## v15
## alu_top
module alu_top (
    input clk,
    input [15:0] a,
    input [15:0] b,
    input [5:0] alufn,
    input fail,
    output reg z,
    output reg v,
    output reg n,
    output reg [15:0] out
  );
Settings: LEC_CHECK=0, CAP_MARGIN=20, CORE_MARGIN=2, CORE_UTILIZATION=58, CTS_CLUSTER_DIAMETER=370, SLEW_MARGIN=20, TNS_END_PERCENT=100; clock period 68.5 ns.
run.sh (not shown) runs the stock make flow with config.mk's settings and CLKGATE_MAP_FILE=.
v15 finished all stages; layout check result: FAIL, due to negative setup slack.
Here is what was changed in the inputs of v2 compared with v15.
Settings: CTS_CLUSTER_DIAMETER: 370 -> unset; TNS_END_PERCENT: 100 -> unset; CORE_UTILIZATION: 58 -> 70; the clock period (ns, I/O delays scaled along): 68.5 -> 20.6.
The log for v2 ends in 3_5_place_dp with error DPL-0038, so the run never completed.
Summary of v2 over v15: final weighted congestion in routability-driven placement picked up an extra 9.5%, number of buffer cells added on primary ports has remained practically unchanged, die height moved down, area of the chip has decreased.
Re post-synthesis share of cell area spent on and, or, nand and nor gates: no difference whatsoever between v15 and v2.
v2 does better than v15 on area of the core.
Count of boundary I/O pins came out exactly the same in v2 and v15.
| synthesized-area fraction occupied by xor and xnor cells | v15 vs v2 | ≈ equal |
Edits applied to the flow inputs when going from v2 to v41:
Settings: CORE_UTILIZATION now 58, was 70; the clock period (ns, I/O delays scaled along) now 65.3, was 20.6.
--- outcome ---
Post-synthesis register bit count came out exactly the same in v41 and v2.
v41 vs v2: total core area up by more than 10%
Going from v2 to v41, count of buffers from port buffering closely matched the old numbers, die extent in x rose 9.7%.
Tool error GRT-0232 stopped v41 during 5_1_grt; no final results.
Total I/O pin count came out exactly the same in v41 and v2.
Input-level comparison between v39 and v41:
Settings: CORE_UTILIZATION changed from 58 to 23; the clock period (ns, I/O delays scaled along) changed from 65.3 to 77.8.
Notes after the runs:
- v39 completed; timing, DRC and antenna clean
- In the floorplan summary, v39 is listed with a die area greater than that of v41.
- Comparing v41 and v39, placed instance count is higher on v41.
- Diff v41..v39 | share of the yosys chip area belonging to registers | unchanged

---

The RTL this note starts from:
==> flow/design.v <==
module alu_top (
    input clk,
    input [15:0] a,
    input [15:0] b,
    input [5:0] alufn,
    input fail,
    output reg z,
    output reg v,
    output reg n,
    output reg [15:0] out
  );
  reg [15:0] a_q;
  reg [15:0] b_q;
  reg [5:0] alufn_q;
  reg fail_q;
  wire alu_z;
  wire alu_v;
  wire alu_n;
  wire [15:0] alu_out;
  alu_13 alu (
    .a(a_q),
    .b(b_q),
    .alufn(alufn_q),
    .fail(fail_q),
    .z(alu_z),
    .v(alu_v),
    .n(alu_n),
    .out(alu_out)
  );
  always @(posedge clk) begin
    a_q <= a;
    b_q <= b;
    alufn_q <= alufn;
    fail_q <= fail;
    z <= alu_z;
    v <= alu_v;
    n <= alu_n;
    out <= alu_out;
  end
endmodule

module adder16_15 (
    input [5:0] alufn,
    input [15:0] a,
    input [15:0] b,
    output reg z,
    output reg v,
    output reg n,
    output reg [15:0] addOUT
  );
  reg [15:0] out;
  always @* begin
    out = $signed(a) + $signed(b ^ {5'h10{alufn[0+0-:1]}}) + alufn[0+0-:1];
    addOUT = out;
    z = (~|out);
    v = (a[15+0-:1] & (b[15+0-:1] ^ alufn[0+0-:1]) & ~out[15+0-:1]) | (~a[15+0-:1] & ~(b[15+0-:1] ^ alufn[0+0-:1]) & out[15+0-:1]);
    n = out[15+0-:1];
  end
endmodule
module bool16_16 (
    input [5:0] alufn,
    input [15:0] a,
    input [15:0] b,
    output reg [15:0] boolOUT
  );
  always @* begin
    case (alufn[0+3-:4])
      4'h6: begin
        boolOUT = a ^ b;
      end
      4'h8: begin
        boolOUT = a & b;
      end
      4'ha: begin
        boolOUT = a;
      end
      4'he: begin
        boolOUT = a | b;
      end
      default: begin
        boolOUT = 1'h0;
      end
    endcase
  end
endmodule
module shift16_17 (
    input [5:0] alufn,
    input [15:0] a,
    input [15:0] b,
    output reg [15:0] shiftOUT
  );
  always @* begin
    case (alufn[0+1-:2])
      2'h0: begin
        shiftOUT = a << b;
      end
      2'h1: begin
        shiftOUT = a >> b;
      end
      2'h3: begin
        shiftOUT = $signed(a) >>> $signed(b);
      end
      default: begin
        shiftOUT = a;
      end
    endcase
  end
endmodule
module cmp16_18 (
    input [5:0] alufn,
    input z,
    input v,
    input n,
    output reg [15:0] compOUT
  );
  always @* begin
    case (alufn[1+1-:2])
      2'h1: begin
        compOUT = {15'h0000, z};
      end
      2'h2: begin
        compOUT = {15'h0000, v ^ n};
      end
      2'h3: begin
        compOUT = {15'h0000, z | (v ^ n)};
      end
      default: begin
        compOUT = 1'h0;
      end
    endcase
  end
endmodule
module muldiv16_19 (
    input [5:0] alufn,
    input [15:0] a,
    input [15:0] b,
    output reg z,
    output reg v,
    output reg n,
    output reg [15:0] muldivOUT
  );
  reg [31:0] out;
  always @* begin
    case (alufn[1+1-:2])
      2'h1: begin
        out = $signed(a) * $signed(b);
        z = (~|(out[0+15-:16]));
        if (a != 1'h0 && $signed(out[0+15-:16]) / $signed(a) != $signed(b)) begin
          v = 1'h1;
        end else begin
          v = 1'h0;
        end
        n = a[15+0-:1] ^ b[15+0-:1];
      end
      2'h2: begin
        if (b == 1'h0) begin
          out = 1'h0;
          z = 1'h0;
          v = 1'h0;
          n = 1'h0;
        end else begin
          out = $signed(a) / $signed(b);
          z = (~|(out[0+15-:16]));
          n = a[15+0-:1] ^ b[15+0-:1];
          v = 1'h0;
        end
      end
      2'h3: begin
        if (b == 1'h0) begin
          out = 1'h0;
          z = 1'h0;
          v = 1'h0;
          n = 1'h0;
        end else begin
          out = a - (a / b * b);
          z = (~|(out[0+15-:16]));
          n = out[15+0-:1];
          v = 1'h0;
        end
      end
      default: begin
        out = 1'h0;
        z = 1'h0;
        v = 1'h0;
        n = 1'h0;
      end
    endcase
    muldivOUT = out[0+15-:16];
  end
endmodule
module alu_13 (
    input [15:0] a,
    input [15:0] b,
    input [5:0] alufn,
    input fail,
    output reg z,
    output reg v,
    output reg n,
    output reg [15:0] out
  );
  wire [1-1:0] M_adder16_z;
  wire [1-1:0] M_adder16_v;
  wire [1-1:0] M_adder16_n;
  wire [16-1:0] M_adder16_addOUT;
  reg [6-1:0] M_adder16_alufn;
  reg [16-1:0] M_adder16_a;
  reg [16-1:0] M_adder16_b;
  adder16_15 adder16 (
    .alufn(M_adder16_alufn),
    .a(M_adder16_a),
    .b(M_adder16_b),
    .z(M_adder16_z),
    .v(M_adder16_v),
    .n(M_adder16_n),
    .addOUT(M_adder16_addOUT)
  );
  wire [16-1:0] M_bool16_boolOUT;
  reg [6-1:0] M_bool16_alufn;
  reg [16-1:0] M_bool16_a;
  reg [16-1:0] M_bool16_b;
  bool16_16 bool16 (
    .alufn(M_bool16_alufn),
    .a(M_bool16_a),
    .b(M_bool16_b),
    .boolOUT(M_bool16_boolOUT)
  );
  wire [16-1:0] M_shift16_shiftOUT;
  reg [6-1:0] M_shift16_alufn;
  reg [16-1:0] M_shift16_a;
  reg [16-1:0] M_shift16_b;
  shift16_17 shift16 (
    .alufn(M_shift16_alufn),
    .a(M_shift16_a),
    .b(M_shift16_b),
    .shiftOUT(M_shift16_shiftOUT)
  );
  wire [16-1:0] M_cmp16_compOUT;
  reg [6-1:0] M_cmp16_alufn;
  reg [1-1:0] M_cmp16_z;
  reg [1-1:0] M_cmp16_v;
  reg [1-1:0] M_cmp16_n;
  cmp16_18 cmp16 (
    .alufn(M_cmp16_alufn),
    .z(M_cmp16_z),
    .v(M_cmp16_v),
    .n(M_cmp16_n),
    .compOUT(M_cmp16_compOUT)
  );
  wire [1-1:0] M_muldiv16_z;
  wire [1-1:0] M_muldiv16_v;
  wire [1-1:0] M_muldiv16_n;
  wire [16-1:0] M_muldiv16_muldivOUT;
  reg [6-1:0] M_muldiv16_alufn;
  reg [16-1:0] M_muldiv16_a;
  reg [16-1:0] M_muldiv16_b;
  muldiv16_19 muldiv16 (
    .alufn(M_muldiv16_alufn),
    .a(M_muldiv16_a),
    .b(M_muldiv16_b),
    .z(M_muldiv16_z),
    .v(M_muldiv16_v),
    .n(M_muldiv16_n),
    .muldivOUT(M_muldiv16_muldivOUT)
  );
  reg [15:0] outT;
  always @* begin
    M_adder16_alufn = alufn;
    M_adder16_a = a;
    M_adder16_b = b;
    z = M_adder16_z;
    v = M_adder16_v;
    n = M_adder16_n;
    M_bool16_alufn = alufn;
    M_bool16_a = a;
    M_bool16_b = b;
    M_shift16_alufn = alufn;
    M_shift16_a = a;
    M_shift16_b = b;
    M_cmp16_alufn = alufn;
    M_cmp16_z = M_adder16_z;
    M_cmp16_v = M_adder16_v;
    M_cmp16_n = M_adder16_n;
    M_muldiv16_alufn = alufn;
    M_muldiv16_a = a;
    M_muldiv16_b = b;
    case (alufn[4+1-:2])
      2'h0: begin
        if (alufn[1+1-:2] == 2'h0) begin
          outT = M_adder16_addOUT;
        end else begin
          outT = M_muldiv16_muldivOUT;
          z = M_muldiv16_z;
          v = M_muldiv16_v;
          n = M_muldiv16_n;
        end
      end
      2'h1: begin
        outT = M_bool16_boolOUT;
      end
      2'h2: begin
        outT = M_shift16_shiftOUT;
      end
      2'h3: begin
        outT = M_cmp16_compOUT;
      end
    endcase
    out = outT ^ fail;
  end
endmodule
Settings: LEC_CHECK=0, CAP_MARGIN=5, CORE_MARGIN=2, CORE_UTILIZATION=70, SLEW_MARGIN=20; clock period 19.9 ns.
The first run failed in detailed placement.
Rerun with:
Settings changed: CAP_MARGIN 5 to 20, CORE_UTILIZATION 70 to 40.
Clock period 19.9 ns to 77.8 ns, I/O delays scaled along.
With this change the flow finished clean; synthesized area stays the same; die size grows by 74%; synthesized cell count stays the same.
Rerun with:
Settings changed: CORE_UTILIZATION 40 to 12.
Clock period 77.8 ns to 97.0 ns, I/O delays scaled along.
Effect: The changed run produced a clean layout. Cell count climbs by 40%. Setup slack gains 3.0 ns. Wire length went down by 5.0%. Sequential share of layout area hardly moves. Design area came out higher by 2.0%. Die size rises to 3.3 times its value.
